## design/flow/config.mk

```make
export PLATFORM = sky130hd
export DESIGN_NAME = mem32
export DESIGN_NICKNAME = mem32
export VERILOG_FILES = /design/flow/design.v
export SDC_FILE = /design/flow/constraint.sdc
export NUM_CORES = 4
export LEC_CHECK = 0
export CAP_MARGIN = 25
export CELL_PAD_IN_SITES_DETAIL_PLACEMENT = 0
export CELL_PAD_IN_SITES_GLOBAL_PLACEMENT = 2
export CORE_ASPECT_RATIO = 1.25
export CORE_MARGIN = 2
export CORE_UTILIZATION = 17
export MAX_ROUTING_LAYER = met5
export MIN_ROUTING_LAYER = met2
export PLACE_DENSITY_LB_ADDON = 0.04
export SETUP_SLACK_MARGIN = 0.83
export SLEW_MARGIN = 25
```

## design/flow/constraint.sdc

```tcl
create_clock -name core_clock -period 5.72 [get_ports {Clk}]
set_input_delay 1.1440 -clock core_clock [delete_from_list [all_inputs] [get_ports {Clk}]]
set_output_delay 1.1440 -clock core_clock [all_outputs]
set_load 0.01 [all_outputs]
```

## design/flow/design.v

```verilog
`timescale 1ns / 1ps
module mem32 (
    input Clk,                
    input rst,              
    input wr,         
    input rd,            
    input [3:0] in_add,      
    input [31:0] Data_in_32,  
    output reg [31:0] Data_out_32,  
    output reg valid
);
    reg [7:0] A [0:15];  
    always @(posedge Clk or posedge rst) begin
        if (rst) begin
            Data_out_32 <= 32'b0;
            valid <= 0;
        end else begin
            case ({wr, rd}) 
                2'b10: begin
                    if (in_add <= 12) begin  
                        A[in_add]     <= Data_in_32[7:0];    
                        A[in_add + 1] <= Data_in_32[15:8];   
                        A[in_add + 2] <= Data_in_32[23:16];  
                        A[in_add + 3] <= Data_in_32[31:24];  
                        valid <= 0;
                    end
                end
                2'b01: begin
                    if (in_add <= 12) begin  
                        Data_out_32[7:0]    <= A[in_add];      
                        Data_out_32[15:8]   <= A[in_add + 1];  
                        Data_out_32[23:16]  <= A[in_add + 2];  
                        Data_out_32[31:24]  <= A[in_add + 3]; 
                        valid <= 1; 
                    end else begin
                        Data_out_32 <= 32'b0; 
                        valid <= 0; 
                    end
                end
                default: begin
                    Data_out_32 <= 32'b0;  
                    valid <= 0;
                end
            endcase
        end
    end
endmodule
```

## design/flow/run.sh

```bash
#!/bin/bash
# the make line also repeats each setting of config.mk as NAME=value (left out here)
make -C /OpenROAD-flow-scripts/flow DESIGN_CONFIG=/design/flow/config.mk WORK_HOME=/design/flow/orfs CLKGATE_MAP_FILE= finish
```

==> run_results.csv, run 1 <==
group,metric,value,unit
status,status,"no timing/DRC/antenna violations",
synth,ys_warn_count,2,
power,power_frac_seq,36.3,%
cells_and_area,syn2layout_area_growth,22.2,%
synth,synth.most_common_cell,"nand2_1",
cells_and_area,fillers,8976,
synth,yosys.area_share.aoi,29.1,%
final_timing,hold_slack,0.473,ns
synth,synth-simple-area-share,18.0,%
floorplanning,die_h,325,um
setup_path,reg2reg_from,"A[7][7]",
power,power_clock,1.30,mW
setup_path,start_kind,"primary input",
final_timing,timing.fmax,247,MHz
final_timing,setup-tns-final,0,ns
synth,top_logic_kind,"AND-OR/OR-AND gates",
route,wl_per_cell,44.6,um
final_timing,drv_slew,0,
setup_path,cp_num_cells,6,
placed_design,place_area,16400,um^2
power,powerComb,1.19,mW
cells_and_area,fin_area,17100,um^2
setup_path,cp-endpoint,"A[15][5]",
synth,yosys_register_bits,161,
synth,top_area_cell,"edfxtp_1",
setup_path,cp_num_buf_inv,2,
power,p_leak,6.11,nW
setup_path,critPathCaptureType,"flop",
setup_path,critPathLaunch,"in_add[1]",
power,p_seq,1.42,mW
floorplanning,chipWidth,261,um
hold_path,min_from,"Data_out_32[1]",
route,drt-initial-drc-count,5057,
clock_tree,clk_pin_slew,0.08,ns
power,maxPowerGroup,"registers",
floorplanning,ios,73,
clock_tree,ctsRootBufferMaster,"clkbuf_16",
floorplanning,std_cell_rows,117,
setup_path,worstPathArrival,4.25,ns
grt,met1_usage,0,%
final_timing,min_period,4.04,ns
synth,synth_seq_share,33.3,%
synth,top_cells_by_count,"195 x nand2_1, 142 x mux2i_1, 138 x nor2_1",
setup_path,slowest_stage,"o21ai_1",
setup_path,path_cells,"buf_4, buf_12, nand2b_1, nor2_1, o21ai_1, a32oi_1",
synth,synth.avg_cell_area,8.52,um^2
route,drt-total-wl,126000,um
clock_tree,clock_sinks,161,
setup_path,worstPathRequired,5.93,ns
final_timing,finalCritPeriodShare,70.7,%
placed_design,port_buffers,72,
synth,ff_type,"edfxtp_1",
power,p_int,2.34,mW
clock_tree,insertion_delay,0.54,ns
placed_design,dp.cells,2746,
route,post-route-drc-count,0,
placed_design,dp_hpwl,89700,um
synth,fa_ha_area_share,0.178,%
clock_tree,htree_levels,4,
synth,postSynthCellCount,1646,
grt,grtUsageMet2,50.0,%
grt,top_usage_layer,"met3",
synth,ys_async_sr_fraction,20.5,%
synth,netlist.area_leader.share,27.4,%
final_timing,setup_violations,0,
grt,gr-total-overflow,0,
clock_tree,clk_path_buf_depth,2,
synth,ys_sh_xor,0.178,%
final_timing,hold_viol,0,
cells_and_area,ff_latch_area,4670,um^2
floorplanning,chip_area,84900,um^2
grt,grt_max_degree,77,
grt,grt_pass1_wl,162000,um
synth,ys_cells,1646,
power,power.share.clock,33.2,%
power,switching_power,1.56,mW
cells_and_area,fin_cells,2825,
grt,grt.total_usage,44.2,%
final_timing,tightest_slew,1.12,ns
setup_path,rr_worst_depth,6,
clock_tree,cts_buffers,17,
cells_and_area,logic_area,8610,um^2
route,drtAntennaViolNets,0,
synth,ys_area,14000,um^2
job,tool_warnings,27,
synth,ys_types,86,
floorplanning,core_area,81500,um^2
grt,grt_antenna_before_repair,3,
clock_tree,ctsHoldBuffers,0,
setup_path,r2r_end,"Data_out_32[15]",
setup_path,crit_fanout,93,
setup_path,r2r_slack,3.14,ns
final_timing,slew_headroom,25.1,%
clock_tree,post_cts_buffers,0,
hold_path,holdPathEnd,"Data_out_32[1]",
route,firstDrtPassIters,14,
synth,netlist_area,14000,um^2
clock_tree,cts_tree,"yes",
cells_and_area,fin_nets,1737,
synth,fp_nets,1688,
power,power,3.90,mW
setup_path,critPathTopFamily,"simple AND/OR/NAND/NOR gates",
route,vias_per_cell,7.56,
setup_path,cpPeakStageDelay,0.82,ns
grt,met3_usage,57.8,%
power,powerDensity,228,nW/um^2
power,netSwitchingFraction,40.1,%
placed_design,place.gp.congestion,1.03,
job,max-cap-violations,0,
floorplanning,fp_util,17.2,%
synth,area_leaders,"edfxtp_1 27%, mux2i_1 10%, dfrtp_1 5.9%",
setup_path,worst-setup-path-type,"primary input to flop",
power,pwr-share-comb,30.5,%
hold_path,min_path_cells,2,
route,via_count,21300,
synth,synth-edff-count,128,
final_timing,fin_skew,0.0322,ns
final_timing,rsz0062_at_grt,"false",
grt,grt_pass1_vias,23400,
synth,synthMuxAreaShare,13.2,%
power,ir_worst_vdd,0.000210,V
clock_tree,cts_resized,0,
hold_path,min_path_type,"flop to flop",
## cell type report
| cell class | count | area share, % |
|---|---|---|
| Sequential cell | 161 | 27.2 |
| Tap cell | 1071 | 7.82 |
| Clock buffer | 19 | 2.53 |
| Timing Repair Buffer | 209 | 10.4 |
| Antenna cell | 46 | 0.672 |
| Multi-Input combinational cell | 1293 | 50.2 |
| Clock inverter | 13 | 0.796 |
| Inverter | 13 | 0.285 |
## layer usage
metal,share of wire (%),vias up,wire length [um]
met3,41,947,51800
li1,-,6418,-
met2,46,7460,58100
met4,11,55,13600
met5,1.9,-,2400
met1,0,6468,0
## through the flow
stage	setup slack, ns	utilization [%]
floorplan	1.70	-
global placement	1.25	20.2
detailed placement	1.36	20.2
CTS	1.92	20.9
global route	1.63	20.9
finish	1.68	21.0
==> run 2: changes to the inputs <==
Settings changed: ABC_AREA set to 0, CAP_MARGIN 25 to 40, CELL_PAD_IN_SITES_DETAIL_PLACEMENT 0 to 1, CELL_PAD_IN_SITES_GLOBAL_PLACEMENT 2 to 1, CORE_ASPECT_RATIO 1.25 to not set, CORE_MARGIN 2 to 6, CORE_UTILIZATION 17 to 40, CTS_CLUSTER_DIAMETER set to 197, MAX_ROUTING_LAYER met5 to met4, MIN_ROUTING_LAYER met2 to not set, PLACE_DENSITY_LB_ADDON 0.04 to not set, SETUP_SLACK_MARGIN 0.83 to not set, SLEW_MARGIN 25 to 5, TNS_END_PERCENT set to 45.
Clock period 5.72 ns to 5.0 ns, I/O delays scaled along.
==> run 2 against run 1 <==
Compared with the run above:
- via count shrank 23%
- wire length shrank 30%
- synthesized cell count is the same
- die area shrank 53%
- critical path type unchanged
- clock skew shrank 0.0021 ns
- global-route usage grew 0.88 points
- flip-flop count is the same
- hold slack gained 0.020 ns
- sequential power grew about 10%
- combinational power is essentially flat
- count of clock-buffer cells in the layout grew 4
- first-iteration DRC count shrank 52%
==> run_results.csv, run 2 <==
group,metric,value,unit
status,status,"no timing/DRC/antenna violations",
power,power_frac_seq,39.0,%
synth,netlist.area_leader.share,27.4,%
setup_path,slowest_stage,"a21oi_1",
synth,top_cells_by_count,"195 x nand2_1, 142 x mux2i_1, 138 x nor2_1",
job,tool_warnings,29,
synth,fp_nets,1688,
final_timing,min_period,3.60,ns
floorplanning,std_cell_rows,68,
clock_tree,cts_tree,"yes",
setup_path,critPathTopFamily,"buffers and inverters",
route,drtAntennaViolNets,0,
power,p_seq,1.59,mW
setup_path,critPathCaptureType,"flop",
final_timing,timing.fmax,278,MHz
hold_path,min_path_type,"flop to flop",
grt,grt_antenna_before_repair,2,
synth,yosys.area_share.aoi,29.1,%
power,power.share.clock,31.6,%
synth,synth_seq_share,33.3,%
clock_tree,clk_path_buf_depth,2,
synth,yosys_register_bits,161,
route,via_count,16400,
final_timing,drv_slew,0,
power,pwr-share-comb,29.5,%
final_timing,rsz0062_at_grt,"false",
route,drt-total-wl,88700,um
synth,area_leaders,"edfxtp_1 27%, mux2i_1 10%, dfrtp_1 5.9%",
power,switching_power,1.47,mW
setup_path,crit_top_cell,"buf_4",
setup_path,crit_fanout,41,
clock_tree,post_cts_buffers,0,
setup_path,cp_num_buf_inv,4,
setup_path,r2r_end,"Data_out_32[19]",
synth,netlist_area,14000,um^2
setup_path,critPathLaunch,"in_add[1]",
power,ir_worst_vdd,0.000253,V
clock_tree,cts_buffers,17,
final_timing,slew_headroom,34.9,%
setup_path,worstPathArrival,3.68,ns
cells_and_area,fin_cells,2164,
synth,ys_types,86,
synth,ys_warn_count,2,
synth,synth.most_common_cell,"nand2_1",
clock_tree,ctsHoldBuffers,0,
hold_path,min_from,"Data_out_32[18]",
placed_design,place_ws,1.07,ns
final_timing,hold_viol,0,
power,netSwitchingFraction,36.0,%
setup_path,rr_worst_depth,5,
power,powerComb,1.21,mW
floorplanning,fp_util,40.6,%
synth,synthMuxAreaShare,13.2,%
floorplanning,chip_area,39700,um^2
setup_path,worstPathRequired,5.07,ns
power,power,4.09,mW
clock_tree,ctsRootBufferMaster,"clkbuf_16",
power,powerDensity,250,nW/um^2
clock_tree,insertion_delay,0.48,ns
placed_design,port_buffers,72,
synth,synth.avg_cell_area,8.52,um^2
route,wl_per_cell,41.0,um
setup_path,path_cells,"buf_4, buf_4, nor2b_1, buf_4, nand2_1, nor2_1, buf_4, a21oi_1, a21oi_1",
route,post-route-drc-count,0,
cells_and_area,fin_nets,1734,
floorplanning,ios,73,
hold_path,min_path_cells,2,
synth,fa_ha_area_share,0.178,%
placed_design,place.gp.congestion,1.13,
final_timing,finalCritPeriodShare,72.0,%
floorplanning,chipWidth,199,um
route,firstDrtPassIters,8,
grt,grt_pass1_wl,123000,um
synth,synth-edff-count,128,
synth,top_area_cell,"edfxtp_1",
power,p_int,2.62,mW
synth,top_logic_kind,"AND-OR/OR-AND gates",
grt,grt.total_usage,45.1,%
placed_design,dp_hpwl,65500,um
synth,ff_type,"edfxtp_1",
floorplanning,die_h,199,um
synth,ys_sh_xor,0.178,%
grt,grt_pass1_vias,15400,
power,p_leak,6.13,nW
synth,ys_area,14000,um^2
final_timing,setup_violations,0,
final_timing,postLayoutSetupSlackWorst,1.40,ns
clock_tree,cts_resized,0,
synth,synth-simple-area-share,18.0,%
final_timing,tightest_slew,0.973,ns
cells_and_area,fin_util,47.3,%
final_timing,fin_skew,0.0301,ns
placed_design,dp.cells,2127,
floorplanning,core_area,34500,um^2
setup_path,cp_num_cells,9,
clock_tree,clock_sinks,161,
final_timing,hold_slack,0.493,ns
hold_path,holdPathEnd,"Data_out_32[18]",
setup_path,reg2reg_from,"A[2][3]",
synth,ys_async_sr_fraction,20.5,%
setup_path,start_kind,"primary input",
route,vias_per_cell,7.59,
synth,postSynthCellCount,1646,
power,maxPowerGroup,"registers",
cells_and_area,syn2layout_area_growth,16.5,%
setup_path,r2r_slack,2.62,ns
synth,ys_cells,1646,
clock_tree,clk_pin_slew,0.09,ns
job,max-cap-violations,0,
route,drt-initial-drc-count,2419,
clock_tree,htree_levels,4,
setup_path,cp-endpoint,"A[5][4]",
setup_path,cpPeakStageDelay,0.77,ns
final_timing,setup-tns-final,0,ns
cells_and_area,fin_area,16300,um^2
setup_path,worst-setup-path-type,"primary input to flop",
placed_design,place_area,15800,um^2
power,power_clock,1.29,mW
grt,gr-total-overflow,0,
grt,grt_max_degree,94,
[run 2: layout make-up]
class / count / area, um^2
fillers: 4089 / 18200
multi-input cells: 1293 / 8570
flip-flops and latches: 161 / 4670
repair buffers: 206 / 1950
well taps: 455 / 569
clock buffers: 23 / 473
clock inverters: 9 / 57.6
inverters: 13 / 48.8
diodes: 4 / 10.0
[run 2: metal layers]
metal	global-route usage [%]	share of wire, %	up-vias
met3	13.3	13	429
met5	-	0	-
met1	57.1	38	8145
met2	63.7	41	1448
li1	-	-	6404
met4	26.6	8.0	0
==> run 3: changes to the inputs <==
Settings changed: ABC_AREA 0 to 1, CAP_MARGIN 40 to 20, CELL_PAD_IN_SITES_DETAIL_PLACEMENT 1 to not set, CELL_PAD_IN_SITES_GLOBAL_PLACEMENT 1 to not set, CORE_MARGIN 6 to 2, CORE_UTILIZATION 40 to 72, CTS_CLUSTER_DIAMETER 197 to 103, CTS_CLUSTER_SIZE set to 83, PLACE_DENSITY_LB_ADDON set to 0.3, SETUP_SLACK_MARGIN set to 0.63, SLEW_MARGIN 5 to 20, TNS_END_PERCENT 45 to not set.
Clock period 5.0 ns to 2.85 ns, I/O delays scaled along.
==> run 3 against run 2 <==
Compared with the run above:
- the flow now stops in global routing (5_1_grt)
- die area is 51% lower
- synthesized cell count is 23% higher
- synthesized area is 5.7% lower
==> run_results.csv, run 3 <==
group,metric,value,unit
synth,postSynthCellCount,2030,
placed_design,port_buffers,72,
synth,synth.avg_cell_area,6.52,um^2
placed_design,place.gp.congestion,1.38,
synth,synth-simple-area-share,31.8,%
synth,top_logic_kind,"simple AND/OR/NAND/NOR gates",
synth,yosys_register_bits,161,
clock_tree,ctsRootBufferMaster,"clkbuf_16",
synth,area_leaders,"edfxtp_1 29%, nand2_1 16%, o21ai_0 9.0%",
synth,ys_warn_count,2,
synth,ff_type,"edfxtp_1",
placed_design,place_ws,-0.308,ns
synth,ys_types,37,
synth,synthMuxAreaShare,0,%
grt,grt.total_usage,113,%
clock_tree,cts_buffers,17,
synth,synth-edff-count,128,
synth,ys_area,13200,um^2
synth,ys_async_sr_fraction,20.5,%
synth,yosys.area_share.aoi,23.3,%
synth,ys_cells,2030,
clock_tree,ctsHoldBuffers,0,
synth,synth.most_common_cell,"nand2_1",
status,error,"[ERROR GRT-0116] Global routing finished with congestion. Check the congestion regions in the DRC Viewer.",
grt,gr-total-overflow,2441,
floorplanning,die_h,140,um
synth,netlist.area_leader.share,29.0,%
clock_tree,htree_levels,4,
clock_tree,clk_path_buf_depth,2,
status,status,"stopped before the end",
floorplanning,fp_util,73.4,%
floorplanning,core_area,18000,um^2
synth,fa_ha_area_share,0.189,%
floorplanning,chipWidth,140,um
floorplanning,chip_area,19500,um^2
floorplanning,ios,73,
floorplanning,std_cell_rows,49,
clock_tree,clock_sinks,161,
synth,fp_nets,2072,
synth,netlist_area,13200,um^2
status,failing_step,"global routing (5_1_grt)",
synth,top_area_cell,"edfxtp_1",
placed_design,dp_hpwl,53600,um
synth,top_cells_by_count,"576 x nand2_1, 291 x nor2_1, 237 x o21ai_0",
synth,synth_seq_share,35.3,%
synth,ys_sh_xor,0.132,%
## run 3: what timing repair did
action,CTS
setup endpoints to repair,264
pin swaps,34
gates resized,125
setup buffers,29
endpoints found under the hold margin,0
gates cloned,4
## run 3: per-stage QoR
stage	std cells	hold WS, ns	total power, mW	TNS, ns	area (um^2)
after CTS	2494	0.492	7.09	0	17300
after detailed placement	2429	0.465	4.50	-20.48	16000
after global placement	2429	0.461	4.39	-4.79	16000
after floorplan	2030	0.515	3.64	0	13500
## run 3: routing by layer
layer | global-route usage [%] | overflow
met1 | 99.9 | 244
met2 | 141 | 1637
met3 | 96.5 | 215
met4 | 113 | 345
met5 | - | -
==> run 4: changes to the inputs <==
Settings changed: CAP_MARGIN 20 to 15, CORE_ASPECT_RATIO set to 1.47, CTS_CLUSTER_DIAMETER 103 to 205, CTS_CLUSTER_SIZE 83 to 98, MAX_ROUTING_LAYER met4 to not set, PLACE_DENSITY set to 0.39, PLACE_DENSITY_LB_ADDON 0.3 to not set, SETUP_SLACK_MARGIN 0.63 to -0.31, TNS_END_PERCENT set to 10.
Clock period 2.85 ns to 3.15 ns, I/O delays scaled along.
==> run 4 against run 3 <==
Compared with the run above:
- synthesized area unchanged
- synthesized cell count is the same
- the flow again stops in global routing (5_1_grt)
- die area barely moved
==> run_results.csv, run 4 <==
group,metric,value,unit
status,status,"stopped before the end",
status,failing_step,"global routing (5_1_grt)",
status,error,"[ERROR GRT-0116] Global routing finished with congestion. Check the congestion regions in the DRC Viewer.",
synth,top_area_cell,"edfxtp_1",
synth,yosys_register_bits,161,
synth,ys_types,37,
clock_tree,ctsRootBufferMaster,"clkbuf_16",
synth,netlist_area,13200,um^2
clock_tree,post_cts_buffers,0,
floorplanning,die_h,168,um
floorplanning,core_area,18200,um^2
clock_tree,htree_levels,4,
synth,ys_warn_count,2,
clock_tree,cts_buffers,17,
floorplanning,fp_util,72.8,%
clock_tree,clk_path_buf_depth,2,
synth,synthMuxAreaShare,0,%
placed_design,dp.cells,2403,
synth,area_leaders,"edfxtp_1 29%, nand2_1 16%, o21ai_0 9.0%",
placed_design,place.gp.congestion,1.46,
floorplanning,ios,73,
synth,yosys.area_share.aoi,23.3,%
synth,fp_nets,2072,
synth,synth-simple-area-share,31.8,%
synth,ff_type,"edfxtp_1",
synth,synth.avg_cell_area,6.52,um^2
placed_design,dp_hpwl,51300,um
synth,synth-edff-count,128,
synth,netlist.area_leader.share,29.0,%
synth,fa_ha_area_share,0.189,%
synth,ys_sh_xor,0.132,%
synth,ys_area,13200,um^2
floorplanning,std_cell_rows,60,
floorplanning,chip_area,19500,um^2
synth,ys_cells,2030,
placed_design,port_buffers,72,
synth,top_logic_kind,"simple AND/OR/NAND/NOR gates",
synth,ys_async_sr_fraction,20.5,%
synth,top_cells_by_count,"576 x nand2_1, 291 x nor2_1, 237 x o21ai_0",
synth,synth_seq_share,35.3,%
grt,grt.total_usage,85.6,%
floorplanning,chipWidth,116,um
clock_tree,ctsHoldBuffers,0,
clock_tree,cts_resized,0,
synth,synth.most_common_cell,"nand2_1",
grt,gr-total-overflow,386,
clock_tree,clock_sinks,161,
synth,postSynthCellCount,2030,
-- run 4: routing by layer --
metal / global-route usage, % / overflow
met1: 86.3 / 6
met2: 98.0 / 182
met3: 72.4 / 14
met4: 87.0 / 182
met5: 38.9 / 2
-- run 4: per-stage QoR --
| step | worst slack, ns | total power, mW | cell area, um^2 |
|---|---|---|---|
| after floorplan | 0.427 | 3.27 | 13200 |
| after CTS | 0.447 | 6.19 | 15900 |
| after detailed placement | 0.0149 | 3.97 | 15300 |
| after global placement | 0.0745 | 3.93 | 15300 |
==> run 5: changes to the inputs <==
Settings changed: ABC_AREA 1 to not set, CAP_MARGIN 15 to 20, CORE_ASPECT_RATIO 1.47 to not set, CORE_UTILIZATION 72 to 66, CTS_CLUSTER_DIAMETER 205 to not set, CTS_CLUSTER_SIZE 98 to not set, PLACE_DENSITY 0.39 to not set, SETUP_SLACK_MARGIN -0.31 to -0.15, TNS_END_PERCENT 10 to 5.
Clock period 3.15 ns to 2.46 ns, I/O delays scaled along.
==> run 5 against run 4 <==
Compared with the run above:
- the run again fails in global routing (5_1_grt)
- synthesized area grew 6.0%
- synthesized cell count decreased by 19%
- die area is 15% higher
==> run_results.csv, run 5 <==
group,metric,value,unit
floorplanning,ios,73,
synth,ff_type,"edfxtp_1",
clock_tree,post_cts_buffers,0,
clock_tree,ctsHoldBuffers,0,
synth,fp_nets,1688,
synth,synth-simple-area-share,18.0,%
synth,synth-edff-count,128,
synth,area_leaders,"edfxtp_1 27%, mux2i_1 10%, dfrtp_1 5.9%",
floorplanning,std_cell_rows,53,
synth,ys_warn_count,2,
synth,postSynthCellCount,1646,
grt,gr-total-overflow,4,
clock_tree,cts_buffers,17,
synth,ys_sh_xor,0.178,%
synth,netlist.area_leader.share,27.4,%
clock_tree,clk_path_buf_depth,2,
synth,ys_async_sr_fraction,20.5,%
synth,synth.avg_cell_area,8.52,um^2
synth,synth.most_common_cell,"nand2_1",
synth,synthMuxAreaShare,13.2,%
synth,top_cells_by_count,"195 x nand2_1, 142 x mux2i_1, 138 x nor2_1",
grt,grt.total_usage,74.3,%
synth,ys_area,14000,um^2
floorplanning,die_h,150,um
floorplanning,chip_area,22400,um^2
placed_design,place.gp.congestion,1.41,
floorplanning,fp_util,67.0,%
synth,top_area_cell,"edfxtp_1",
clock_tree,ctsRootBufferMaster,"clkbuf_16",
clock_tree,cts_resized,2,
placed_design,port_buffers,72,
status,failing_step,"global routing (5_1_grt)",
placed_design,place_ws,-0.899,ns
placed_design,dp_hpwl,52300,um
synth,yosys.area_share.aoi,29.1,%
synth,ys_types,86,
synth,netlist_area,14000,um^2
synth,top_logic_kind,"AND-OR/OR-AND gates",
floorplanning,core_area,21000,um^2
status,status,"stopped before the end",
synth,yosys_register_bits,161,
floorplanning,chipWidth,150,um
placed_design,dp.cells,2129,
clock_tree,clock_sinks,161,
synth,synth_seq_share,33.3,%
synth,ys_cells,1646,
clock_tree,htree_levels,4,
status,error,"[ERROR GRT-0116] Global routing finished with congestion. Check the congestion regions in the DRC Viewer.",
synth,fa_ha_area_share,0.178,%
run 5: routing by layer:
layer / overflow / global-route usage [%]
met1: 0 / 78.1
met2: 2 / 87.9
met3: 0 / 62.4
met4: 2 / 62.7
met5: 0 / 38.4
run 5: through the flow:
stage	setup TNS, ns	hold slack [ns]	cell area (um^2)
floorplan	-16.42	0.507	14300
detailed placement	-73.30	0.477	17400
CTS	-0.239	0.493	18000
global placement	-67.69	0.451	17400
==> run 6: changes to the inputs <==
Settings changed: CORE_UTILIZATION 66 to 58, CTS_CLUSTER_DIAMETER set to 28, SETUP_SLACK_MARGIN -0.15 to 0.65, TNS_END_PERCENT 5 to not set.
Clock period 2.46 ns to 3.35 ns, I/O delays scaled along.
==> run 6 against run 5 <==
Compared with the run above:
- now clean on timing, DRC and antenna
- die area up 13%
- synthesized area unchanged
- synthesized cell count unchanged
==> run_results.csv, run 6 <==
group,metric,value,unit
status,status,"no timing/DRC/antenna violations",
power,power_frac_seq,37.7,%
placed_design,place.gp.congestion,1.23,
synth,synth_seq_share,33.3,%
final_timing,hold_slack,0.483,ns
floorplanning,chip_area,25400,um^2
setup_path,critPathLaunch,"in_add[3]",
clock_tree,ctsRootBufferMaster,"clkbuf_16",
power,netSwitchingFraction,37.3,%
setup_path,cp_num_cells,8,
route,vias_per_cell,8.39,
power,switching_power,2.35,mW
final_timing,timing.fmax,363,MHz
clock_tree,clk_pin_slew,0.08,ns
grt,grt.total_usage,59.7,%
power,power.share.clock,33.8,%
synth,ys_async_sr_fraction,20.5,%
setup_path,worstPathArrival,2.96,ns
power,p_leak,6.19,nW
clock_tree,cts_buffers,17,
setup_path,path_cells,"buf_2, xor2_4, buf_12, nor2_1, buf_4, mux2i_1, a211oi_1, a21o_1",
power,maxPowerGroup,"registers",
route,drtAntennaViolNets,0,
synth,top_area_cell,"edfxtp_1",
setup_path,cpPeakStageDelay,0.54,ns
clock_tree,insertion_delay,0.45,ns
final_timing,min_period,2.76,ns
route,firstDrtPassIters,19,
setup_path,critPathTopFamily,"buffers and inverters",
grt,grt_pass1_vias,15700,
synth,synthMuxAreaShare,13.2,%
synth,area_leaders,"edfxtp_1 27%, mux2i_1 10%, dfrtp_1 5.9%",
synth,netlist_area,14000,um^2
synth,netlist.area_leader.share,27.4,%
final_timing,finalCritPeriodShare,82.3,%
final_timing,hold_viol,0,
synth,synth-edff-count,128,
power,power_clock,2.13,mW
final_timing,fin_skew,0.0231,ns
job,max-cap-violations,0,
synth,ys_area,14000,um^2
cells_and_area,fin_nets,1735,
setup_path,worst-setup-path-type,"primary input to flop",
hold_path,min_path_cells,2,
synth,top_logic_kind,"AND-OR/OR-AND gates",
setup_path,reg2reg_from,"A[1][6]",
route,drt-initial-drc-count,4716,
grt,grt_antenna_before_repair,7,
setup_path,slowest_stage,"nor2_1",
final_timing,drv_slew,0,
synth,fp_nets,1688,
floorplanning,std_cell_rows,56,
clock_tree,cts_tree,"yes",
synth,fa_ha_area_share,0.178,%
power,powerDensity,382,nW/um^2
power,pwr-share-comb,28.5,%
hold_path,min_from,"Data_out_32[2]",
setup_path,r2r_slack,1.13,ns
clock_tree,post_cts_buffers,0,
final_timing,slew_headroom,26.9,%
clock_tree,htree_levels,4,
synth,ys_warn_count,2,
floorplanning,chipWidth,160,um
power,powerComb,1.79,mW
grt,grt_pass1_wl,110000,um
grt,grt_max_degree,71,
final_timing,tightest_slew,1.09,ns
final_timing,rsz0062_at_grt,"false",
route,via_count,17000,
hold_path,holdPathEnd,"Data_out_32[2]",
setup_path,rr_worst_depth,5,
floorplanning,core_area,23600,um^2
job,tool_warnings,30,
route,wl_per_cell,38.2,um
cells_and_area,syn2layout_area_growth,17.4,%
synth,ys_cells,1646,
hold_path,min_path_type,"flop to flop",
cells_and_area,fillers,1815,
synth,ys_types,86,
final_timing,setup_violations,0,
setup_path,cp_num_buf_inv,3,
synth,yosys_register_bits,161,
floorplanning,ios,73,
setup_path,crit_fanout,23,
clock_tree,clk_path_buf_depth,2,
synth,ys_sh_xor,0.178,%
clock_tree,clock_sinks,161,
final_timing,setup-tns-final,0,ns
power,p_seq,2.37,mW
setup_path,critPathCaptureType,"flop",
power,ir_worst_vdd,0.000455,V
synth,synth-simple-area-share,18.0,%
placed_design,port_buffers,72,
route,post-route-drc-count,0,
floorplanning,die_h,160,um
synth,ff_type,"edfxtp_1",
setup_path,r2r_end,"Data_out_32[6]",
placed_design,dp_hpwl,53600,um
route,drt-total-wl,77500,um
synth,postSynthCellCount,1646,
synth,top_cells_by_count,"195 x nand2_1, 142 x mux2i_1, 138 x nor2_1",
power,power,6.30,mW
floorplanning,fp_util,59.4,%
setup_path,cp-endpoint,"A[6][6]",
synth,synth.avg_cell_area,8.52,um^2
setup_path,start_kind,"primary input",
synth,yosys.area_share.aoi,29.1,%
grt,gr-total-overflow,0,
synth,synth.most_common_cell,"nand2_1",
setup_path,worstPathRequired,3.56,ns
power,p_int,3.95,mW
[run 6: routing by layer]
layer / GRT usage [%] / part of all wire (%) / up-vias / wire length (um)
met4: 48.6 / 12 / 10 / 9540
li1: - / - / 6430 / -
met5: 7.39 / 0.32 / - / 250
met3: 32.2 / 20 / 737 / 15200
met1: 69.6 / 31 / 7747 / 24000
met2: 79.4 / 37 / 2107 / 28600
[run 6: area by class of cell]
class / count / area, um^2 / area share, %
timing repair buffer: 207 / 1910 / 11.6
clock buffer: 17 / 425 / 2.58
multi-input combinational: 1293 / 8830 / 53.6
antenna: 4 / 10.0 / 0.0608
sequential: 161 / 4670 / 28.4
inverter: 13 / 56.3 / 0.342
clock inverter: 15 / 176 / 1.07
tap: 319 / 399 / 2.42
[run 6: metrics by stage]
stage / cell area (um^2) / utilization, % / std cells / setup WS, ns
6_report: 16500 / 69.8 / 2029 / 0.594
5_1_grt: 16500 / 69.7 / 2026 / 0.664
4_1_cts: 16400 / 69.6 / 2025 / 0.655
3_5_place_dp: 15800 / 67.1 / 1993 / 0.176
3_3_place_gp: 15800 / 67.1 / 1993 / 0.188
2_1_floorplan: 14400 / - / 1646 / 0.599
[run 6: repair_timing]
action	CTS	global route
gates cloned	0	0
pin swaps	0	1
setup endpoints to repair	11	37
hold buffers	0	0
resized	1	7
==> run 7: changes to the inputs <==
Settings changed: ABC_AREA set to 0, CAP_MARGIN 20 to 25, CELL_PAD_IN_SITES_DETAIL_PLACEMENT set to 1, CELL_PAD_IN_SITES_GLOBAL_PLACEMENT set to 3, CORE_ASPECT_RATIO set to 0.76, CORE_MARGIN 2 to 4, CORE_UTILIZATION 58 to 40, CTS_CLUSTER_DIAMETER 28 to 197, CTS_CLUSTER_SIZE set to 99, HOLD_SLACK_MARGIN set to -0.05, MAX_ROUTING_LAYER set to met5, PLACE_DENSITY_LB_ADDON set to 0.29, SETUP_SLACK_MARGIN 0.65 to not set, SLEW_MARGIN 20 to 5, TNS_END_PERCENT set to 45.
Clock period 3.35 ns to 5.0 ns, I/O delays scaled along.
==> run 7 against run 6 <==
Compared with the run above:
- still clean
- flip-flop count did not move
- wire length rose by 14%
- sequential share of layout area rose by 0.76 points
- via count fell by 4.8%
- worst setup slack improved by 0.61 ns
- critical endpoint is now Data_out_32[17]
- largest power group unchanged
==> run_results.csv, run 7 <==
group,metric,value,unit
status,status,"no timing/DRC/antenna violations",
synth,ys_types,86,
final_timing,hold_viol,0,
synth,ys_warn_count,2,
hold_path,min_from,"Data_out_32[15]",
hold_path,min_path_type,"flop to flop",
route,post-route-drc-count,0,
power,powerDensity,259,nW/um^2
synth,netlist.area_leader.share,27.4,%
setup_path,rr_worst_depth,5,
clock_tree,cts_buffers,17,
route,wl_per_cell,41.1,um
synth,netlist_area,14000,um^2
route,vias_per_cell,7.56,
floorplanning,fp_util,40.8,%
setup_path,critPathTopFamily,"AND-OR/OR-AND gates",
hold_path,min_path_cells,2,
floorplanning,ios,73,
placed_design,place.gp.congestion,1.07,
power,switching_power,1.49,mW
final_timing,hold_slack,0.487,ns
setup_path,cp_num_buf_inv,3,
final_timing,drv_slew,0,
clock_tree,insertion_delay,0.47,ns
grt,grt_pass1_vias,15600,
floorplanning,die_h,171,um
hold_path,holdPathEnd,"Data_out_32[15]",
setup_path,worst-setup-path-type,"primary input to flop",
clock_tree,htree_levels,4,
synth,fa_ha_area_share,0.178,%
synth,synthMuxAreaShare,13.2,%
clock_tree,clk_path_buf_depth,2,
placed_design,dp_hpwl,63300,um
setup_path,crit_top_cell,"buf_4",
floorplanning,chipWidth,223,um
power,powerComb,1.18,mW
power,pwr-share-comb,28.5,%
final_timing,rsz0062_at_grt,"false",
floorplanning,core_area,34400,um^2
synth,postSynthCellCount,1646,
setup_path,r2r_slack,2.54,ns
final_timing,timing.fmax,263,MHz
setup_path,critPathLaunch,"in_add[1]",
synth,synth-edff-count,128,
power,netSwitchingFraction,35.9,%
synth,top_cells_by_count,"195 x nand2_1, 142 x mux2i_1, 138 x nor2_1",
synth,ys_area,14000,um^2
route,drtAntennaViolNets,0,
setup_path,r2r_end,"Data_out_32[6]",
clock_tree,ctsHoldBuffers,0,
setup_path,path_cells,"buf_4, ha_1, xnor2_2, buf_12, buf_4, o21ai_0, a222oi_1, a32oi_1",
power,maxPowerGroup,"registers",
setup_path,critPathCaptureType,"flop",
final_timing,finalCritPeriodShare,76.0,%
setup_path,cp-endpoint,"Data_out_32[17]",
synth,top_area_cell,"edfxtp_1",
job,tool_warnings,27,
cells_and_area,fin_nets,1713,
power,p_leak,5.99,nW
grt,grt_max_degree,62,
setup_path,worstPathArrival,4.08,ns
final_timing,slew_headroom,22.7,%
synth,ys_cells,1646,
final_timing,setup-tns-final,0,ns
power,power.share.clock,33.5,%
synth,synth.most_common_cell,"nand2_1",
synth,ff_type,"edfxtp_1",
setup_path,start_kind,"primary input",
clock_tree,ctsRootBufferMaster,"clkbuf_16",
synth,ys_sh_xor,0.178,%
floorplanning,std_cell_rows,59,
synth,synth_seq_share,33.3,%
power,power_clock,1.39,mW
floorplanning,chip_area,38200,um^2
final_timing,fin_skew,0.0141,ns
power,power_frac_seq,38.0,%
synth,fp_nets,1688,
setup_path,reg2reg_from,"A[1][6]",
setup_path,cp_num_cells,8,
route,firstDrtPassIters,7,
clock_tree,post_cts_buffers,0,
synth,ys_async_sr_fraction,20.5,%
synth,synth-simple-area-share,18.0,%
clock_tree,cts_resized,0,
final_timing,tightest_slew,1.16,ns
cells_and_area,fin_cells,2145,
synth,synth.avg_cell_area,8.52,um^2
cells_and_area,syn2layout_area_growth,14.3,%
clock_tree,clock_sinks,161,
final_timing,min_period,3.80,ns
clock_tree,cts_tree,"yes",
route,via_count,16200,
power,power,4.16,mW
placed_design,dp.cells,2105,
synth,yosys.area_share.aoi,29.1,%
synth,top_logic_kind,"AND-OR/OR-AND gates",
clock_tree,clk_pin_slew,0.07,ns
grt,grt_antenna_before_repair,5,
setup_path,crit_fanout,61,
grt,grt.total_usage,45.0,%
synth,area_leaders,"edfxtp_1 27%, mux2i_1 10%, dfrtp_1 5.9%",
power,ir_worst_vdd,0.000237,V
job,max-cap-violations,0,
grt,gr-total-overflow,0,
power,p_seq,1.58,mW
route,drt-initial-drc-count,2661,
final_timing,setup_violations,0,
setup_path,cpPeakStageDelay,0.86,ns
grt,grt_pass1_wl,122000,um
setup_path,slowest_stage,"a222oi_1",
route,drt-total-wl,88200,um
power,p_int,2.66,mW
placed_design,port_buffers,72,
setup_path,worstPathRequired,5.28,ns
synth,yosys_register_bits,161,
==> run 7: through the flow <==
stage               setup slack, ns  instance area (um^2)  util, %
finish                         1.20                 16000     46.6
global route                   1.25                 16000     46.6
CTS                            1.42                 16000     46.5
detailed placement            0.927                 15400     44.8
global placement              0.962                 15400     44.7
floorplan                      1.12                 14000        -
==> run 7: per-layer routing <==
| metal | up-vias | track usage, % | wire (um) | share of wire, % |
|---|---|---|---|---|
| li1 | 6385 | - | - | - |
| met1 | 8115 | 59.5 | 34700 | 39 |
| met2 | 1371 | 62.5 | 34400 | 39 |
| met3 | 345 | 17.4 | 12600 | 14 |
| met4 | 6 | 26.1 | 6500 | 7.4 |
| met5 | - | 0 | 37 | 0.042 |
==> run 7: cell type report <==
cell class / count / area, um^2
Antenna cell: 4 / 10.0
Clock buffer: 17 / 425
Clock inverter: 15 / 155
Fill cell: 4032 / 18400
Inverter: 13 / 48.8
Multi-Input combinational cell: 1293 / 8570
Sequential cell: 161 / 4670
Tap cell: 457 / 572
Timing Repair Buffer: 185 / 1590
==> run 8: changes to the inputs <==
Settings changed: ABC_AREA 0 to not set, CAP_MARGIN 25 to 20, CELL_PAD_IN_SITES_DETAIL_PLACEMENT 1 to not set, CELL_PAD_IN_SITES_GLOBAL_PLACEMENT 3 to not set, CORE_ASPECT_RATIO 0.76 to 0.52, CORE_MARGIN 4 to 2, CTS_CLUSTER_DIAMETER 197 to not set, CTS_CLUSTER_SIZE 99 to 79, GPL_ROUTABILITY_DRIVEN set to 1, HOLD_SLACK_MARGIN -0.05 to not set, MAX_ROUTING_LAYER met5 to not set, MIN_ROUTING_LAYER set to met2, PLACE_DENSITY_LB_ADDON 0.29 to not set, SLEW_MARGIN 5 to 10, TNS_END_PERCENT 45 to 90.
Clock period 5.0 ns to 3.48 ns, I/O delays scaled along.
==> run 8 against run 7 <==
Compared with the run above:
- synthesized cell count is the same
- die area is 3.9% lower
- the run now fails in global routing (5_1_grt)
- synthesized area unchanged
==> run_results.csv, run 8 <==
group,metric,value,unit
synth,ys_warn_count,2,
floorplanning,ios,73,
synth,ys_cells,1646,
synth,synth.avg_cell_area,8.52,um^2
synth,synth-edff-count,128,
clock_tree,cts_buffers,17,
synth,yosys.area_share.aoi,29.1,%
synth,top_logic_kind,"AND-OR/OR-AND gates",
clock_tree,ctsRootBufferMaster,"clkbuf_16",
floorplanning,chipWidth,264,um
floorplanning,die_h,139,um
grt,gr-total-overflow,766,
placed_design,port_buffers,72,
floorplanning,std_cell_rows,49,
synth,synth.most_common_cell,"nand2_1",
synth,synth-simple-area-share,18.0,%
synth,fp_nets,1688,
synth,fa_ha_area_share,0.178,%
synth,area_leaders,"edfxtp_1 27%, mux2i_1 10%, dfrtp_1 5.9%",
clock_tree,cts_resized,0,
synth,netlist.area_leader.share,27.4,%
synth,ys_types,86,
synth,top_area_cell,"edfxtp_1",
clock_tree,htree_levels,4,
clock_tree,post_cts_buffers,0,
synth,ff_type,"edfxtp_1",
synth,top_cells_by_count,"195 x nand2_1, 142 x mux2i_1, 138 x nor2_1",
placed_design,place_area,16100,um^2
floorplanning,chip_area,36700,um^2
synth,ys_area,14000,um^2
grt,grt.total_usage,86.9,%
clock_tree,clk_path_buf_depth,2,
placed_design,dp_hpwl,66000,um
status,status,"stopped before the end",
synth,netlist_area,14000,um^2
synth,synthMuxAreaShare,13.2,%
synth,ys_async_sr_fraction,20.5,%
synth,yosys_register_bits,161,
status,failing_step,"global routing (5_1_grt)",
status,error,"[ERROR GRT-0116] Global routing finished with congestion. Check the congestion regions in the DRC Viewer.",
placed_design,place.gp.congestion,1.26,
clock_tree,clock_sinks,161,
floorplanning,fp_util,40.6,%
synth,ys_sh_xor,0.178,%
clock_tree,ctsHoldBuffers,0,
floorplanning,core_area,34500,um^2
synth,synth_seq_share,33.3,%
synth,postSynthCellCount,1646,
[run 8: stage by stage]
stage	setup WS [ns]	utilization, %	std cells
after detailed placement	0.00211	46.8	2188
after floorplan	0.00880	-	1646
after global placement	0.0212	46.8	2188
after CTS	0.465	48.4	2220
[run 8: routing by layer]
| metal | overflow | global-route usage, % |
|---|---|---|
| met5 | 95 | 88.0 |
| met4 | 27 | 62.7 |
| met3 | 604 | 101 |
| met2 | 40 | 86.6 |
| met1 | - | - |
==> run 9: changes to the inputs <==
Settings changed: ABC_AREA set to 0, CAP_MARGIN 20 to 0, CORE_ASPECT_RATIO 0.52 to 0.85, CORE_UTILIZATION 40 to 72, CTS_CLUSTER_DIAMETER set to 103, CTS_CLUSTER_SIZE 79 to 83, GPL_ROUTABILITY_DRIVEN 1 to not set, HOLD_SLACK_MARGIN set to -0.09, MAX_ROUTING_LAYER set to met4, MIN_ROUTING_LAYER met2 to not set, PLACE_DENSITY set to 0.35, SETUP_SLACK_MARGIN set to 0.69, SLEW_MARGIN 10 to 20, TNS_END_PERCENT 90 to not set.
Clock period 3.48 ns to 2.7 ns, I/O delays scaled along.
==> run 9 against run 8 <==
Compared with the run above:
- the run fails in clock tree synthesis (4_1_cts)
- die area down 44%
- synthesized area unchanged
- synthesized cell count is the same
==> run_results.csv, run 9 <==
group,metric,value,unit
status,status,"stopped before the end",
status,failing_step,"clock tree synthesis (4_1_cts)",
status,error,"[ERROR DPL-0033] detailed placement checks failed during check placement.",
synth,ys_area,14000,um^2
floorplanning,fp_util,72.7,%
synth,yosys.area_share.aoi,29.1,%
floorplanning,core_area,19300,um^2
placed_design,place.gp.congestion,1.49,
synth,synthMuxAreaShare,13.2,%
floorplanning,std_cell_rows,47,
synth,fp_nets,1688,
synth,top_area_cell,"edfxtp_1",
synth,ys_cells,1646,
floorplanning,ios,73,
synth,ys_async_sr_fraction,20.5,%
synth,fa_ha_area_share,0.178,%
synth,synth.avg_cell_area,8.52,um^2
placed_design,dp.cells,1989,
synth,yosys_register_bits,161,
synth,ys_sh_xor,0.178,%
synth,synth_seq_share,33.3,%
synth,top_logic_kind,"AND-OR/OR-AND gates",
synth,synth-simple-area-share,18.0,%
synth,netlist_area,14000,um^2
synth,ff_type,"edfxtp_1",
synth,area_leaders,"edfxtp_1 27%, mux2i_1 10%, dfrtp_1 5.9%",
synth,ys_types,86,
synth,netlist.area_leader.share,27.4,%
floorplanning,chipWidth,155,um
floorplanning,die_h,133,um
floorplanning,chip_area,20600,um^2
synth,top_cells_by_count,"195 x nand2_1, 142 x mux2i_1, 138 x nor2_1",
placed_design,place_area,16900,um^2
synth,postSynthCellCount,1646,
placed_design,dp_hpwl,50600,um
synth,ys_warn_count,2,
synth,synth.most_common_cell,"nand2_1",
synth,synth-edff-count,128,
placed_design,port_buffers,72,
==> run 9: stage by stage <==
stage                     setup slack, ns  hold WS, ns
after floorplan                     0.112        0.507
after global placement             -0.131        0.452
after detailed placement           -0.245        0.455
==> run 10: changes to the inputs <==
Settings changed: ABC_AREA 0 to not set, CAP_MARGIN 0 to 20, CORE_ASPECT_RATIO 0.85 to not set, CORE_UTILIZATION 72 to 58, CTS_CLUSTER_DIAMETER 103 to 25, CTS_CLUSTER_SIZE 83 to not set, HOLD_SLACK_MARGIN -0.09 to 0.28, MAX_ROUTING_LAYER met4 to not set, PLACE_DENSITY 0.35 to not set, SETUP_SLACK_MARGIN 0.69 to 1.05.
Clock period 2.7 ns to 3.96 ns, I/O delays scaled along.
==> run 10 against run 9 <==
Compared with the run above:
- synthesized cell count stayed put
- die area is 23% higher
- the run now finishes clean
- synthesized area stayed put
==> run_results.csv, run 10 <==
group,metric,value,unit
synth,synth-simple-area-share,18.0,%
final_timing,finalCritPeriodShare,76.0,%
setup_path,rr_worst_depth,5,
grt,grt_antenna_before_repair,9,
final_timing,setup-tns-final,0,ns
final_timing,min_period,3.01,ns
synth,ys_sh_xor,0.178,%
power,powerDensity,327,nW/um^2
power,power_clock,1.75,mW
power,power.share.clock,33.3,%
setup_path,crit_fanout,35,
job,max-cap-violations,0,
synth,area_leaders,"edfxtp_1 27%, mux2i_1 10%, dfrtp_1 5.9%",
floorplanning,core_area,23600,um^2
final_timing,rsz0062_at_grt,"true",
cells_and_area,fin_area,16100,um^2
setup_path,cp_num_cells,7,
final_timing,tightest_slew,1.29,ns
setup_path,path_cells,"buf_4, buf_4, inv_1, buf_4, nor2_1, o21ai_1, a32oi_1",
setup_path,worst-setup-path-type,"primary input to flop",
setup_path,worstPathRequired,4.19,ns
synth,synth.most_common_cell,"nand2_1",
grt,grt_pass1_vias,15400,
final_timing,drv_slew,0,
synth,postSynthCellCount,1646,
route,drt-total-wl,78000,um
placed_design,place.gp.congestion,1.23,
synth,top_logic_kind,"AND-OR/OR-AND gates",
clock_tree,clk_path_buf_depth,2,
synth,top_area_cell,"edfxtp_1",
power,pwr-share-comb,28.6,%
grt,grt.total_usage,59.5,%
clock_tree,htree_levels,4,
power,p_seq,2.01,mW
setup_path,cpPeakStageDelay,0.54,ns
setup_path,start_kind,"primary input",
setup_path,critPathTopFamily,"buffers and inverters",
synth,yosys.area_share.aoi,29.1,%
hold_path,min_path_type,"flop to flop",
synth,ys_async_sr_fraction,20.5,%
power,power_frac_seq,38.1,%
floorplanning,std_cell_rows,56,
clock_tree,clock_sinks,161,
placed_design,port_buffers,72,
clock_tree,cts_buffers,17,
synth,ff_type,"edfxtp_1",
route,via_count,16700,
cells_and_area,syn2layout_area_growth,14.8,%
synth,top_cells_by_count,"195 x nand2_1, 142 x mux2i_1, 138 x nor2_1",
floorplanning,ios,73,
route,drt-initial-drc-count,4018,
floorplanning,fp_util,59.4,%
hold_path,min_path_cells,2,
grt,grt_pass1_wl,109000,um
setup_path,critPathCaptureType,"flop",
synth,synthMuxAreaShare,13.2,%
floorplanning,chip_area,25400,um^2
cells_and_area,fin_nets,1703,
route,post-route-drc-count,0,
synth,ys_cells,1646,
job,tool_warnings,30,
setup_path,reg2reg_from,"A[14][1]",
setup_path,cp_num_buf_inv,4,
final_timing,fin_skew,0.0238,ns
placed_design,dp_hpwl,52600,um
power,p_int,3.29,mW
synth,yosys_register_bits,161,
synth,synth-edff-count,128,
status,status,"no timing/DRC/antenna violations",
setup_path,crit_top_cell,"buf_4",
route,vias_per_cell,8.35,
clock_tree,insertion_delay,0.46,ns
route,wl_per_cell,39.0,um
synth,fp_nets,1688,
final_timing,timing.fmax,332,MHz
power,switching_power,1.97,mW
setup_path,critPathLaunch,"in_add[2]",
setup_path,r2r_end,"Data_out_32[1]",
setup_path,slowest_stage,"nor2_1",
final_timing,slew_headroom,13.5,%
final_timing,setup_violations,0,
power,netSwitchingFraction,37.4,%
clock_tree,cts_tree,"yes",
floorplanning,chipWidth,160,um
clock_tree,ctsRootBufferMaster,"clkbuf_16",
grt,gr-total-overflow,0,
cells_and_area,fin_util,68.2,%
clock_tree,clk_pin_slew,0.09,ns
placed_design,dp.cells,1958,
power,powerComb,1.50,mW
route,drtAntennaViolNets,0,
synth,netlist.area_leader.share,27.4,%
setup_path,cp-endpoint,"A[15][1]",
setup_path,worstPathArrival,3.24,ns
hold_path,holdPathEnd,"Data_out_32[1]",
synth,synth_seq_share,33.3,%
final_timing,hold_viol,0,
setup_path,r2r_slack,1.68,ns
synth,netlist_area,14000,um^2
synth,ys_types,86,
hold_path,min_from,"Data_out_32[1]",
synth,fa_ha_area_share,0.178,%
power,ir_worst_vdd,0.000257,V
cells_and_area,fin_cells,2002,
power,maxPowerGroup,"registers",
synth,ys_warn_count,2,
floorplanning,die_h,160,um
synth,ys_area,14000,um^2
placed_design,place_area,15400,um^2
power,p_leak,5.98,nW
synth,synth.avg_cell_area,8.52,um^2
grt,grt_max_degree,37,
route,firstDrtPassIters,33,
==> run 10: layout make-up <==
class / count / area (um^2)
multi-input cells: 1293 / 8850
diodes: 9 / 22.5
repair buffers: 175 / 1520
flip-flops and latches: 161 / 4670
inverters: 13 / 53.8
clock inverters: 15 / 166
clock buffers: 17 / 425
well taps: 319 / 399
fillers: 1935 / 7510
==> run 10: what timing repair did <==
| item | 4_1_cts | 5_1_grt |
|---|---|---|
| setup buffers | 2 | 1 |
| hold endpoints to repair | 0 | 0 |
| gates resized | 3 | 19 |
| hold buffers | 0 | 0 |
| setup endpoints to repair | 106 | 102 |
| pin swaps | 1 | 2 |
==> run 10: layer usage <==
layer / vias up / track usage, % / wire length, um
met2: 2027 / 77.2 / 28600
met5: - / 10.0 / 384
met3: 664 / 38.1 / 15900
met1: 7649 / 68.5 / 24800
met4: 12 / 45.1 / 8310
li1: 6374 / - / -
==> run 10: through the flow <==
| step | power, mW | setup slack [ns] | hold slack, ns |
|---|---|---|---|
| finish | 5.26 | 0.951 | 0.484 |
| global route | 5.30 | 0.976 | 0.503 |
| CTS | 5.08 | 1.05 | 0.484 |
| detailed placement | 3.39 | 0.334 | 0.468 |
| global placement | 3.37 | 0.409 | 0.451 |
| floorplan | 2.83 | 1.05 | 0.507 |
==> run 11: changes to the inputs <==
Settings changed: ABC_AREA set to 1, CELL_PAD_IN_SITES_DETAIL_PLACEMENT set to 1, CORE_MARGIN 2 to 6, CORE_UTILIZATION 58 to 40, CTS_CLUSTER_DIAMETER 25 to 197, HOLD_SLACK_MARGIN 0.28 to not set, MAX_ROUTING_LAYER set to met4, SETUP_SLACK_MARGIN 1.05 to not set, SLEW_MARGIN 20 to 5, TNS_END_PERCENT set to 45.
Clock period 3.96 ns to 5.0 ns, I/O delays scaled along.
==> run 11 against run 10 <==
Compared with the run above:
- still clean
- register-to-register slack improved by 1.3 ns
- synthesized cell count increased by 23%
- hold slack got worse by 0.0015 ns
- via count increased by 3.3%
- synthesized area decreased by 5.7%
- worst setup slack improved by 0.067 ns
- clock skew decreased by 0.013 ns
- largest cell class unchanged
==> run_results.csv, run 11 <==
group,metric,value,unit
grt,grt_max_degree,34,
route,wl_per_cell,33.7,um
route,post-route-drc-count,0,
synth,ff_type,"edfxtp_1",
final_timing,drv_slew,0,
clock_tree,htree_levels,4,
power,p_seq,1.57,mW
power,powerDensity,262,nW/um^2
placed_design,dp_hpwl,63800,um
synth,top_cells_by_count,"576 x nand2_1, 291 x nor2_1, 237 x o21ai_0",
clock_tree,cts_buffers,17,
synth,ys_async_sr_fraction,20.5,%
route,drt-initial-drc-count,2772,
synth,ys_cells,2030,
final_timing,tightest_slew,1.18,ns
clock_tree,cts_tree,"yes",
floorplanning,die_h,194,um
synth,postSynthCellCount,2030,
power,ir_worst_vdd,0.000242,V
status,status,"no timing/DRC/antenna violations",
floorplanning,chip_area,37600,um^2
clock_tree,clk_pin_slew,0.07,ns
power,pwr-share-comb,24.1,%
synth,fa_ha_area_share,0.189,%
setup_path,crit_top_cell,"nand2_1",
setup_path,r2r_slack,2.98,ns
clock_tree,clk_path_buf_depth,2,
setup_path,critPathTopFamily,"buffers and inverters",
synth,yosys_register_bits,161,
placed_design,place.gp.congestion,1.15,
setup_path,cp_num_buf_inv,3,
job,max-cap-violations,0,
synth,netlist.area_leader.share,29.0,%
hold_path,holdPathEnd,"Data_out_32[11]",
final_timing,finalCritPeriodShare,79.6,%
clock_tree,insertion_delay,0.47,ns
synth,area_leaders,"edfxtp_1 29%, nand2_1 16%, o21ai_0 9.0%",
setup_path,slowest_stage,"a41oi_1",
floorplanning,ios,73,
synth,synth-simple-area-share,31.8,%
setup_path,crit_fanout,17,
placed_design,place_area,14500,um^2
final_timing,fin_skew,0.0107,ns
synth,yosys.area_share.aoi,23.3,%
grt,grt_pass1_vias,16700,
setup_path,cp-endpoint,"A[2][2]",
clock_tree,clock_sinks,161,
final_timing,slew_headroom,21.0,%
final_timing,setup-tns-final,0,ns
power,powerComb,0.962,mW
synth,ys_warn_count,2,
final_timing,postLayoutSetupSlackWorst,1.02,ns
power,power_frac_seq,39.5,%
power,p_int,2.64,mW
final_timing,timing.fmax,251,MHz
synth,fp_nets,2072,
hold_path,min_from,"Data_out_32[11]",
setup_path,reg2reg_from,"A[7][6]",
floorplanning,core_area,32500,um^2
power,netSwitchingFraction,33.8,%
hold_path,min_path_type,"flop to flop",
route,via_count,17300,
synth,synth_seq_share,35.3,%
placed_design,port_buffers,72,
setup_path,worst-setup-path-type,"primary input to flop",
synth,ys_sh_xor,0.132,%
synth,netlist_area,13200,um^2
setup_path,start_kind,"primary input",
setup_path,worstPathRequired,5.08,ns
power,power_clock,1.45,mW
floorplanning,chipWidth,194,um
power,p_leak,6.41,nW
synth,synthMuxAreaShare,0,%
cells_and_area,fin_util,46.7,%
synth,synth-edff-count,128,
setup_path,rr_worst_depth,6,
route,drtAntennaViolNets,0,
setup_path,r2r_end,"Data_out_32[6]",
cells_and_area,fin_area,15200,um^2
route,drt-total-wl,85400,um
final_timing,rsz0062_at_grt,"false",
power,power.share.clock,36.4,%
synth,ys_area,13200,um^2
final_timing,min_period,3.98,ns
cells_and_area,fin_nets,2113,
grt,grt_antenna_before_repair,1,
cells_and_area,syn2layout_area_growth,14.9,%
setup_path,cp_num_cells,9,
setup_path,path_cells,"clkdlybuf4s50_1, buf_4, ha_1, nand2_1, nand3_1, nand2_1, nor2_2, inv_1, a41oi_1",
final_timing,hold_slack,0.482,ns
route,firstDrtPassIters,8,
setup_path,cpPeakStageDelay,0.80,ns
floorplanning,fp_util,40.7,%
synth,ys_types,37,
synth,synth.most_common_cell,"nand2_1",
final_timing,setup_violations,0,
grt,gr-total-overflow,0,
final_timing,hold_viol,0,
synth,synth.avg_cell_area,6.52,um^2
setup_path,critPathCaptureType,"flop",
synth,top_area_cell,"edfxtp_1",
setup_path,critPathLaunch,"in_add[2]",
setup_path,worstPathArrival,4.06,ns
floorplanning,std_cell_rows,66,
placed_design,place_ws,0.707,ns
power,switching_power,1.35,mW
hold_path,min_path_cells,2,
clock_tree,ctsRootBufferMaster,"clkbuf_16",
grt,grt_pass1_wl,120000,um
clock_tree,ctsHoldBuffers,0,
clock_tree,post_cts_buffers,0,
clock_tree,cts_resized,0,
job,tool_warnings,27,
power,maxPowerGroup,"registers",
route,vias_per_cell,6.83,
synth,top_logic_kind,"simple AND/OR/NAND/NOR gates",
grt,grt.total_usage,45.0,%
[run 11: layer usage]
metal  global-route usage [%]  vias up  routed length, um
met5                        -        -                  0
met1                     56.4     8299              31100
met4                     28.0        0               7080
li1                         -     7025                  -
met3                     13.0      410              12000
met2                     63.6     1550              35200
[run 11: stage by stage]
| step | cells | total power, mW |
|---|---|---|
| finish | 2531 | 3.99 |
| global route | 2527 | 4.06 |
| floorplan | 2030 | 2.06 |
| CTS | 2525 | 3.92 |
| global placement | 2493 | 2.47 |
| detailed placement | 2493 | 2.50 |
[run 11: layout make-up]
class	instances	area (um^2)
Clock inverter	13	185
Clock buffer	19	443
Fill cell	4336	17300
Inverter	174	653
Tap cell	442	553
Timing Repair Buffer	155	1350
Antenna cell	5	12.5
Multi-Input combinational cell	1562	7340
Sequential cell	161	4670
==> run 12: changes to the inputs <==
Settings changed: ABC_AREA 1 to not set, CELL_PAD_IN_SITES_DETAIL_PLACEMENT 1 to not set, CORE_MARGIN 6 to 2, CORE_UTILIZATION 40 to 72, CTS_CLUSTER_DIAMETER 197 to not set, CTS_CLUSTER_SIZE set to 60, MAX_ROUTING_LAYER met4 to not set, PLACE_DENSITY_LB_ADDON set to 0.01, SETUP_SLACK_MARGIN set to 0.58, SLEW_MARGIN 5 to 20, TNS_END_PERCENT 45 to not set.
Clock period 5.0 ns to 2.02 ns, I/O delays scaled along.
==> run 12 against run 11 <==
Compared with the run above:
- the run now fails in clock tree synthesis (4_1_cts)
- die area fell by 45%
- synthesized cell count decreased by 19%
- synthesized area rose by 6.0%
==> run_results.csv, run 12 <==
group,metric,value,unit
floorplanning,die_h,144,um
synth,fp_nets,1688,
floorplanning,chip_area,20600,um^2
synth,synth.avg_cell_area,8.52,um^2
synth,synth-simple-area-share,18.0,%
synth,synth.most_common_cell,"nand2_1",
floorplanning,chipWidth,144,um
floorplanning,ios,73,
synth,ys_types,86,
floorplanning,fp_util,72.8,%
synth,synth_seq_share,33.3,%
status,status,"stopped before the end",
synth,fa_ha_area_share,0.178,%
synth,ys_area,14000,um^2
floorplanning,core_area,19300,um^2
floorplanning,std_cell_rows,51,
synth,synthMuxAreaShare,13.2,%
synth,yosys_register_bits,161,
synth,synth-edff-count,128,
synth,ys_cells,1646,
status,failing_step,"clock tree synthesis (4_1_cts)",
placed_design,place_area,18500,um^2
synth,ys_sh_xor,0.178,%
synth,ys_warn_count,2,
synth,top_area_cell,"edfxtp_1",
placed_design,dp.cells,2144,
placed_design,dp_hpwl,63200,um
synth,top_cells_by_count,"195 x nand2_1, 142 x mux2i_1, 138 x nor2_1",
placed_design,port_buffers,72,
placed_design,place.gp.congestion,1.48,
synth,top_logic_kind,"AND-OR/OR-AND gates",
synth,ff_type,"edfxtp_1",
synth,netlist.area_leader.share,27.4,%
synth,area_leaders,"edfxtp_1 27%, mux2i_1 10%, dfrtp_1 5.9%",
synth,yosys.area_share.aoi,29.1,%
status,error,"[ERROR DPL-0038] Utilization greater than 100%, impossible to legalize",
synth,ys_async_sr_fraction,20.5,%
synth,postSynthCellCount,1646,
synth,netlist_area,14000,um^2
## run 12: stage by stage
step | setup slack [ns] | utilization, %
after floorplan | -0.432 | -
after global placement | -0.809 | 96.0
after detailed placement | -0.968 | 96.0
==> run 13: changes to the inputs <==
Settings changed: ABC_AREA set to 1, CORE_UTILIZATION 72 to 58, CTS_CLUSTER_DIAMETER set to 28, CTS_CLUSTER_SIZE 60 to not set, MAX_ROUTING_LAYER set to met4, PLACE_DENSITY_LB_ADDON 0.01 to not set, SETUP_SLACK_MARGIN 0.58 to 0.65.
Clock period 2.02 ns to 2.65 ns, I/O delays scaled along.
==> run 13 against run 12 <==
Compared with the run above:
- the flow stops in global routing (5_1_grt)
- die area grew 17%
- synthesized area decreased by 5.7%
- synthesized cell count up 23%
==> run_results.csv, run 13 <==
group,metric,value,unit
status,status,"stopped before the end",
status,failing_step,"global routing (5_1_grt)",
status,error,"[ERROR GRT-0232] Routing congestion too high. Check the congestion heatmap in the GUI.",
synth,fp_nets,2072,
placed_design,port_buffers,72,
clock_tree,cts_buffers,17,
floorplanning,std_cell_rows,55,
placed_design,place.gp.congestion,1.30,
floorplanning,die_h,155,um
placed_design,place_area,16900,um^2
synth,fa_ha_area_share,0.189,%
floorplanning,fp_util,58.8,%
synth,postSynthCellCount,2030,
clock_tree,clock_sinks,161,
floorplanning,core_area,22500,um^2
synth,ys_area,13200,um^2
synth,netlist_area,13200,um^2
synth,synth-edff-count,128,
synth,ys_sh_xor,0.132,%
grt,gr-total-overflow,2,
grt,grt.total_usage,77.4,%
clock_tree,ctsRootBufferMaster,"clkbuf_16",
clock_tree,clk_path_buf_depth,2,
clock_tree,htree_levels,4,
floorplanning,chip_area,24000,um^2
synth,ys_async_sr_fraction,20.5,%
synth,yosys_register_bits,161,
clock_tree,ctsHoldBuffers,0,
synth,area_leaders,"edfxtp_1 29%, nand2_1 16%, o21ai_0 9.0%",
placed_design,dp_hpwl,57300,um
placed_design,place_ws,-0.430,ns
synth,synth.avg_cell_area,6.52,um^2
synth,synth-simple-area-share,31.8,%
synth,netlist.area_leader.share,29.0,%
synth,synth_seq_share,35.3,%
floorplanning,chipWidth,155,um
synth,top_area_cell,"edfxtp_1",
synth,top_logic_kind,"simple AND/OR/NAND/NOR gates",
synth,ff_type,"edfxtp_1",
floorplanning,ios,73,
synth,top_cells_by_count,"576 x nand2_1, 291 x nor2_1, 237 x o21ai_0",
synth,yosys.area_share.aoi,23.3,%
synth,synthMuxAreaShare,0,%
synth,ys_types,37,
synth,ys_cells,2030,
synth,ys_warn_count,2,
synth,synth.most_common_cell,"nand2_1",
==> run 13: layer usage <==
| metal | global-route usage [%] | GRT overflow |
|---|---|---|
| met5 | - | - |
| met4 | 69.5 | 1 |
| met3 | 61.4 | 0 |
| met2 | 91.1 | 1 |
| met1 | 79.4 | 0 |
==> run 13: repair_timing <==
item,4_1_cts
gates resized,113
hold endpoints to repair,0
setup buffers,28
gates cloned,2
endpoints found under the setup margin,273
pin swaps,35
==> run 13: per-stage QoR <==
| stage | utilization [%] | instances |
|---|---|---|
| after floorplan | - | 2030 |
| after global placement | 74.9 | 2544 |
| after detailed placement | 74.9 | 2544 |
| after CTS | 80.2 | 2606 |
Power and IR drop assume default switching activity.
